== sierra ==
==> flow/design.v <==
`timescale 1ns / 1ps
module get_conv_target_angle(
input signed [19:0] target_angle,
output reg signed [19:0] target_angle_conv,
output reg [2:0] quadrant_loc
    );
  always@(*)
    begin
        if ((target_angle >{16'd90,4'd0}) && (target_angle <= {16'd180,4'd0})) target_angle_conv = target_angle - {16'd90,4'd0};
        else if ((target_angle >{16'd180,4'd0}) && (target_angle <= {16'd270,4'd0})) target_angle_conv = target_angle - {16'd180,4'd0};
        else if ((target_angle > {16'd270,4'd0}) && (target_angle <= {16'd360,4'd0})) target_angle_conv = target_angle - {16'd360,4'd0};
        else target_angle_conv = target_angle;
    end 
  always@(*)
    begin
        if ((target_angle >{16'd90,4'd0}) && (target_angle <= {16'd180,4'd0})) quadrant_loc = 3'd2;
        else if ((target_angle >{16'd180,4'd0}) && (target_angle <= {16'd270,4'd0})) quadrant_loc = 3'd3;
        else if ((target_angle > {16'd270,4'd0}) && (target_angle <= {16'd360,4'd0})) quadrant_loc = 3'd4;
        else quadrant_loc = 3'd1;
    end    
endmodule
`timescale 1ns / 1ps
module output_mapping(
input signed [19:0] x, 
input signed [19:0] y,
input [2:0] quadrant_loc,
output reg signed [19:0] x_res,
output reg signed [19:0] y_res
    );
always@(*)
    begin
        if (quadrant_loc == 3'd2) x_res = -y;
        else if (quadrant_loc == 3'd3) x_res = -x;
        else  x_res = x; 
    end
 always@(*)
   begin
     if (quadrant_loc == 3'd2)       y_res = x;
     else if (quadrant_loc == 3'd3)  y_res = -y;
     else                            y_res = y; 
   end
endmodule
`timescale 1ns / 1ps
module cordic_sin_cos(clk,rst,target_angle,x_res,y_res);
 input clk,rst;   
 input signed [19:0] target_angle;    
 output reg signed [19:0] x_res;  
 output reg signed [19:0] y_res;  
 wire signed [19:0] x_res_comb;  
 wire signed [19:0] y_res_comb;  
 reg signed [19:0] x [9:0];   
 reg signed [19:0] y [9:0];   
 wire signed[19:0] arc_tan [8:0];   
 reg  signed[19:0] z[8:0];   
 reg  d[8:0];  
 wire signed [19:0] target_angle_conv;   
 wire [2:0] quadrant_loc;  
 assign arc_tan[0] = {{6{1'b0}},10'b0000101101,4'b0000};    
 assign arc_tan[1] = {{6{1'b0}},10'b0000011010,4'b1001};    
 assign arc_tan[2] = {{6{1'b0}},10'b0000001110,4'b0000};    
 assign arc_tan[3] = {{6{1'b0}},10'b0000000111,4'b0010};    
 assign arc_tan[4] = {{6{1'b0}},10'b0000000011,4'b1001};    
 assign arc_tan[5] = {{6{1'b0}},10'b0000000001,4'b1100};    
 assign arc_tan[6] = {{6{1'b0}},10'b0000000000,4'b1110};    
 assign arc_tan[7] = {{6{1'b0}},10'b0000000000,4'b0111};    
 assign arc_tan[8] = {{6{1'b0}},10'b0000000000,4'b0011};    
 get_conv_target_angle conv_angle(.target_angle(target_angle),.target_angle_conv(target_angle_conv),.quadrant_loc(quadrant_loc));
 output_mapping out_map(.x(x[9][19:0]),.y(y[9][19:0]),.quadrant_loc(quadrant_loc),.x_res(x_res_comb),.y_res(y_res_comb));
 always@(posedge clk)
  begin
    if (rst == 0)
       begin
         x_res [19:0]     <= 20'b0;
         y_res [19:0]     <= 20'b0;  
       end 
    else 
       begin
         x_res [19:0] <= x_res_comb;
         y_res [19:0] <= y_res_comb;
       end
  end
 always@(*)
   begin
      x[0] = 20'b00001001101101110001;  
      y[0] = 20'b00000000000000000000;  
      z[0] = target_angle_conv;  
      d[0] = (z[0][19] == 0) ? 1 : 0;   
   end
 always@(*)
   begin
     x[1] = (d[0] == 1) ? (x[0] - y[0]) : (x[0]+y[0]);
     y[1] = (d[0] == 1) ? (y[0] + x[0]) : (y[0]-x[0]);
     z[1] = (d[0] == 1) ? (z[0] - arc_tan[0]) : (z[0]+arc_tan[0]);
     d[1] = (z[1][19] == 0) ? 1 : 0;
     x[2] = (d[1] == 1) ? (x[1] - (y[1]>>>1)) : (x[1]+(y[1]>>>1));
     y[2] = (d[1] == 1) ? (y[1] + (x[1]>>>1)) : (y[1]-(x[1]>>>1));
     z[2] = (d[1] == 1) ? (z[1] - arc_tan[1]) : (z[1]+arc_tan[1]);
     d[2] = (z[2][19] == 0) ? 1 : 0;   
     x[3] = (d[2] == 1) ? (x[2] - (y[2]>>>2)) : (x[2]+(y[2]>>>2));
     y[3] = (d[2] == 1) ? (y[2] + (x[2]>>>2)) : (y[2]-(x[2]>>>2));
     z[3] = (d[2] == 1) ? (z[2] - arc_tan[2]) : (z[2]+arc_tan[2]);
     d[3] = (z[3][19] == 0) ? 1 : 0; 
     x[4] = (d[3] == 1) ? (x[3] - (y[3]>>>3)) : (x[3]+(y[3]>>>3));
     y[4] = (d[3] == 1) ? (y[3] + (x[3]>>>3)) : (y[3]-(x[3]>>>3));
     z[4] = (d[3] == 1) ? (z[3] - arc_tan[3]) : (z[3]+arc_tan[3]);
     d[4] = (z[4][19] == 0) ? 1 : 0; 
     x[5] = (d[4] == 1) ? (x[4] - (y[4]>>>4)) : (x[4]+(y[4]>>>4));
     y[5] = (d[4] == 1) ? (y[4] + (x[4]>>>4)) : (y[4]-(x[4]>>>4));
     z[5] = (d[4] == 1) ? (z[4] - arc_tan[4]) : (z[4]+arc_tan[4]);
     d[5] = (z[5][19] == 0) ? 1 : 0; 
     x[6] = (d[5] == 1) ? (x[5] - (y[5]>>>5)) : (x[5]+(y[5]>>>5));
     y[6] = (d[5] == 1) ? (y[5] + (x[5]>>>5)) : (y[5]-(x[5]>>>5));
     z[6] = (d[5] == 1) ? (z[5] - arc_tan[5]) : (z[5]+arc_tan[5]);
     d[6] = (z[6][19] == 0) ? 1 : 0; 
     x[7] = (d[6] == 1) ? (x[6] - (y[6]>>>6)) : (x[6]+(y[6]>>>6));
     y[7] = (d[6] == 1) ? (y[6] + (x[6]>>>6)) : (y[6]-(x[6]>>>6));
     z[7] = (d[6] == 1) ? (z[6] - arc_tan[6]) : (z[6]+arc_tan[6]);
     d[7] = (z[7][19] == 0) ? 1 : 0; 
     x[8] = (d[7] == 1) ? (x[7] - (y[7]>>>7)) : (x[7]+(y[7]>>>7));
     y[8] = (d[7] == 1) ? (y[7] + (x[7]>>>7)) : (y[7]-(x[7]>>>7));
     z[8] = (d[7] == 1) ? (z[7] - arc_tan[7]) : (z[7]+arc_tan[7]);
     d[8] = (z[8][19] == 0) ? 1 : 0; 
     x[9] = (d[8] == 1) ? (x[8] - (y[8]>>>8)) : (x[8]+(y[8]>>>8));
     y[9] = (d[8] == 1) ? (y[8] + (x[8]>>>8)) : (y[8]-(x[8]>>>8));
     z[9] = (d[8] == 1) ? (z[8] - arc_tan[8]) : (z[8]+arc_tan[8]);
     d[9] = (z[9][19] == 0) ? 1 : 0; 
   end
endmodule
clock: 26.5 ns
lec_check: 0
cap_margin: 20
core_margin: 2
core_utilization: 72
cts_cluster_size: 80
hold_slack_margin: 0.29
place_density_lb_addon: 0.0
slew_margin: 30
run.sh (not shown) runs the stock make flow with config.mk's settings and CLKGATE_MAP_FILE=.
detailed placement (3_5_place_dp): sierra exited with error
diff inputs: sierra => juniper
Settings: removing CTS_CLUSTER_SIZE (formerly 80); removing PLACE_DENSITY_LB_ADDON (formerly 0.0); changing CORE_UTILIZATION from 72 to 63; changing SLEW_MARGIN from 30 to 20; removing HOLD_SLACK_MARGIN (formerly 0.29); changing the clock period (ns, I/O delays scaled along) from 26.5 to 33.7.
Results
Diff juniper..sierra | count of instantiated cells in the yosys netlist | unchanged. Of sierra and juniper, only sierra never reached the final stage. sierra did not run to completion, as it errored out during detailed placement (3_5_place_dp). sierra → juniper: die extent in y higher, portion of the post-synthesis area used by sequential elements about even, standard-cell row count grew by 7.8%. Weighted congestion reported at the end of routability-driven placement ended up about 4% lower on juniper than on sierra. juniper vs sierra: starting density of the core down. As far as summed standard-cell area reported by yosys is concerned, juniper and sierra perform about the same.
Modified inputs, willow compared to juniper
Settings: swapping 63 for 58 in CORE_UTILIZATION; putting TNS_END_PERCENT at 5 where nothing was set; swapping 33.7 for 28.2 in the clock period (ns, I/O delays scaled along).
--- outcome ---
No final results exist for willow, since it was stopped by error GRT-0232 during global routing (5_1_grt).
willow vs juniper: setup fix buffers added after clock tree synthesis up
The width of the die reported for willow is greater than that of juniper by 4.1%.
The post-synthesis mux area share of willow and that of juniper are within noise of each other.
Input changes introduced in fjord (baseline for comparison: willow):
Settings: SETUP_SLACK_MARGIN newly set to -2.0; CORE_UTILIZATION changed from 58 to 68; HOLD_SLACK_MARGIN newly set to -0.09; the clock period (ns, I/O delays scaled along) changed from 28.2 to 27.0.
[summary]
fjord never completed; the flow aborted with a tool error in detailed placement (3_5_place_dp). Unique cell type count in the Yosys netlist: willow vs fjord, no meaningful difference. fjord vs. willow: area of the die lost about 14%, horizontal die dimension lost 15 µm, portion of the post-synthesis area used by sequential elements neither gained nor lost much. In fjord, overall die height is lower than in willow. From willow to fjord, number of standard cells after synthesis did not move at all.
The following lists how amber was set up differently from fjord:
Settings: CORE_UTILIZATION changed from 68 to 69; SETUP_SLACK_MARGIN removed (was -2.0); HOLD_SLACK_MARGIN removed (was -0.09); CTS_CLUSTER_SIZE newly set to 97; TNS_END_PERCENT removed (was 5); the clock period (ns, I/O delays scaled along) changed from 27.0 to 41.1.
[summary]
amber reached the end of the flow, and the finished layout is clean on the timing, DRC and antenna checks. Count of standard-cell rows came out exactly the same in fjord and amber. Share of the core filled by cells before placement, fjord and amber: smaller value in fjord. Going from fjord to amber, die outline width shrinks by 0.71%. Count of input and output buffers came out exactly the same in fjord and amber. amber -> fjord: synthesized chip area reported by yosys delta 0, exact match. On synthesized net count, amber tracks fjord almost exactly. Diff fjord..amber | register bit total from synthesis | unchanged. amber vs fjord — area enclosed by the die boundary dropped 490 µm². Between fjord and amber, the difference in area share of xor/xnor cells in the synthesized design is negligible. The die extent in y number comes out higher for fjord vs amber. Compared with fjord, amber shows placer congestion estimate that has gone up slightly.
Inputs modified between amber and zinc:
Settings: CTS_CLUSTER_SIZE: 97 -> unset; CORE_UTILIZATION: 69 -> 40; the clock period (ns, I/O delays scaled along): 41.1 -> 33.7.
[summary]
On clock-pin transition on the worst setup and hold timing paths, zinc tracks amber almost exactly. amber → zinc: hold slack shrank by 1.50 ns; final standard cell count with taps included and fillers excluded grew by about 9%; number of levels the H-tree was split into held steady; summed area of non-filler cells in the final layout grew by 4.0%. Setup slack at placement | zinc below amber. Compared to amber, zinc has post-synthesis to final-layout area growth 4.3 points higher.

* * *

== lane 1 ==
Starts from the design.v that is shown in full above.
Settings: LEC_CHECK=0, ABC_AREA=1, CAP_MARGIN=20, CORE_MARGIN=2, CORE_UTILIZATION=72, CTS_CLUSTER_DIAMETER=240, CTS_CLUSTER_SIZE=97, SLEW_MARGIN=20; clock period 41.1 ns.
Both conditions hold for lane 1: the flow ran to the end and the final layout passed the timing, DRC and antenna checks.
Input changes introduced in lane 2 (baseline for comparison: lane 1):
- a change of CTS_CLUSTER_DIAMETER from 240 to 395
- an added PLACE_DENSITY_LB_ADDON of 0.04
- a change of CTS_CLUSTER_SIZE from 97 to 100
- a change of the clock period (ns, I/O delays scaled along) from 41.1 to 14.2
### Flow results
- Lane 2 is listed as incomplete: the tool reported an error in 3_5_place_dp and the run ended there.
- From lane 2 to lane 1, port buffer count did not move at all.
- Delta (lane 2 minus lane 1): initial core utilization level, register bit count reported by yosys level, die outline width level.
- Synthesized cell count came out exactly the same in lane 1 and lane 2.
- From lane 1 to lane 2, number of standard-cell rows in the floorplan did not move at all.
- [compare] base=lane 1 new=lane 2: last weighted congestion value of the routability-driven placer rose by about 8%, summed standard-cell area reported by yosys roughly the same, floorplan die area neither gained nor lost much, xor and xnor area share after synthesis has remained practically unchanged.
- Tally of unique sky130hd cells used after synthesis: lane 1 vs lane 2, no meaningful difference
> inputs changed (lane 2 -> lane 3)
- CORE_ASPECT_RATIO: unset -> 0.69
- SETUP_SLACK_MARGIN: unset -> 4.18
- TNS_END_PERCENT: unset -> 5
--- outcome ---
- [lane 3 vs lane 2] final weighted congestion in routability-driven placement: higher in lane 3
- Flow for lane 3 halted at 3_5_place_dp, error code DPL-0038.
- Diff lane 2..lane 3 | instance tally after logic synthesis | unchanged
- Min total number of placement rows across lane 3 and lane 2: lane 3
- Comparing lane 2 against lane 3, there is no change at all in share of synthesized cell area in full adder, half adder and majority cells.
- There was hardly any difference in initial core utilization between lane 3 and lane 2.
- Changes observed in lane 3 relative to lane 2: count of state elements after synthesis flat; chip area estimate from yosys synthesis flat; chip area flat.
Input changes introduced in lane 4 (baseline for comparison: lane 3):
- a deleted CTS_CLUSTER_SIZE that had been 100
- a deleted SETUP_SLACK_MARGIN that had been 4.18
- a deleted ABC_AREA that had been 1
- a deleted PLACE_DENSITY_LB_ADDON that had been 0.04
- a deleted CORE_ASPECT_RATIO that had been 0.69
- a deleted CTS_CLUSTER_DIAMETER that had been 395
- an added GPL_TIMING_DRIVEN of 0
- a change of CORE_UTILIZATION from 72 to 40
- a change of the clock period (ns, I/O delays scaled along) from 14.2 to 35.0
## What came out
- Lane 4 | status: complete | timing, DRC, antenna: pass
- When lane 4 is set beside lane 3, its total core area turns out to be 78% larger.
- Diff lane 3 -> lane 4: area share of xor/xnor cells in the synthesized design closely matched the old numbers; share of the yosys chip area belonging to registers closely matched the old numbers; average instance area after synthesis increased by 0.88 um2 relative to the old numbers; top-level I/O count closely matched the old numbers.
- Cmp lane 4 vs lane 3: horizontal die dimension higher in lane 4
- Placer's final routability congestion estimate was higher in lane 3 than in lane 4.
- When lane 4 is measured against lane 3, its chip area in the Yosys report turns out 250 um2 lower.

* * *

## job 101
// cordic_sin_cos: RTL as listed in full above, without the edits since
clock: 35.0 ns
lec_check: 0
cap_margin: 5
core_aspect_ratio: 1.75
core_margin: 2
core_utilization: 32
setup_slack_margin: -0.85
slew_margin: 15
tns_end_percent: 20
Job 101 | stages: all done | timing, DRC, antenna: all pass
For job 102, these inputs were changed with respect to job 101:
# job 101
export LEC_CHECK = 0
export CAP_MARGIN = 5
export CORE_ASPECT_RATIO = 1.75
export CORE_MARGIN = 2
export CORE_UTILIZATION = 32
export SETUP_SLACK_MARGIN = -0.85
export SLEW_MARGIN = 15
export TNS_END_PERCENT = 20
create_clock -name core_clock -period 35.0 [get_ports {clk}]
# job 102
export LEC_CHECK = 0
export CAP_MARGIN = 20
export CORE_ASPECT_RATIO = 1.94
export CORE_MARGIN = 2
export CORE_UTILIZATION = 64
export CTS_CLUSTER_DIAMETER = 147
export CTS_CLUSTER_SIZE = 100
export SLEW_MARGIN = 20
export TNS_END_PERCENT = 10
create_clock -name core_clock -period 35.0 [get_ports {clk}]
### Flow results
Global-route met3 utilization was lower in job 101 than in job 102.
Job 102 ended with every stage complete and zero timing, DRC or antenna violations.
Changes observed in job 102 relative to job 101: utilization of the core after routing +34 points; hold slack rose 26 ps.
### job 102 -> job 103
# job 102
export LEC_CHECK = 0
export CAP_MARGIN = 20
export CORE_ASPECT_RATIO = 1.94
export CORE_MARGIN = 2
export CORE_UTILIZATION = 64
export CTS_CLUSTER_DIAMETER = 147
export CTS_CLUSTER_SIZE = 100
export SLEW_MARGIN = 20
export TNS_END_PERCENT = 10
create_clock -name core_clock -period 35.0 [get_ports {clk}]
# job 103
export LEC_CHECK = 0
export CAP_MARGIN = 20
export CORE_MARGIN = 2
export CORE_UTILIZATION = 64
export SLEW_MARGIN = 20
create_clock -name core_clock -period 17.5 [get_ports {clk}]
## What came out
- Of job 102 and job 103, only job 102 finishes the flow clean.
- Flow for job 103 halted at detailed placement (3_5_place_dp), error code DPL-0033.
- Width of the die in job 103 vs job 102: up 38%
- Diff job 102..job 103 | arithmetic-cell share of the synthesized area counting full adders, half adders and majority gates | unchanged
- When job 103 is set beside job 102, its number of placement rows turns out to be 27 smaller.
- Job 103 vs job 102: global placer's final weighted congestion up by a few percent
- Comparing die span in y for job 103 and job 102, the smaller number came from job 103.
- Looking at job 103 and job 102, the post-synthesis chip area from yosys is a wash.
- On die size, job 102 tracks job 103 almost exactly.
- On initial core utilization: between job 103 and job 102, it ends up higher for job 103.
Input changes introduced in job 104 (baseline for comparison: job 103):
# job 103
export LEC_CHECK = 0
export CAP_MARGIN = 20
export CORE_MARGIN = 2
export CORE_UTILIZATION = 64
export SLEW_MARGIN = 20
create_clock -name core_clock -period 17.5 [get_ports {clk}]
# job 104
export LEC_CHECK = 0
export CAP_MARGIN = 35
export CORE_MARGIN = 2
export CORE_UTILIZATION = 72
export CTS_CLUSTER_SIZE = 18
export HOLD_SLACK_MARGIN = 0.28
export PLACE_DENSITY_LB_ADDON = 0.25
export SLEW_MARGIN = 20
create_clock -name core_clock -period 17.5 [get_ports {clk}]
Results
Job 103 has a higher die outline width than job 104. In the floorplan summary, job 104 is listed with a die area less than that of job 103. FAIL for each of job 104 and job 103. For job 103, the flow was terminated by a tool error in detailed placement (3_5_place_dp) and produced no final design. detailed placement (3_5_place_dp): job 104 exited with error. Reported for job 104 and job 103, synthesized-area fraction occupied by and/or/nand/nor cells turned out identical to the last digit. Reported for job 104 and job 103, number of ports placed on the die boundary turned out identical to the last digit. Re total cell area reported by yosys after synthesis: no difference whatsoever between job 104 and job 103. Job 103 has a higher final estimated routing congestion in global placement than job 104. Against job 103, job 104 comes in 5.9% lower on number of placement rows.
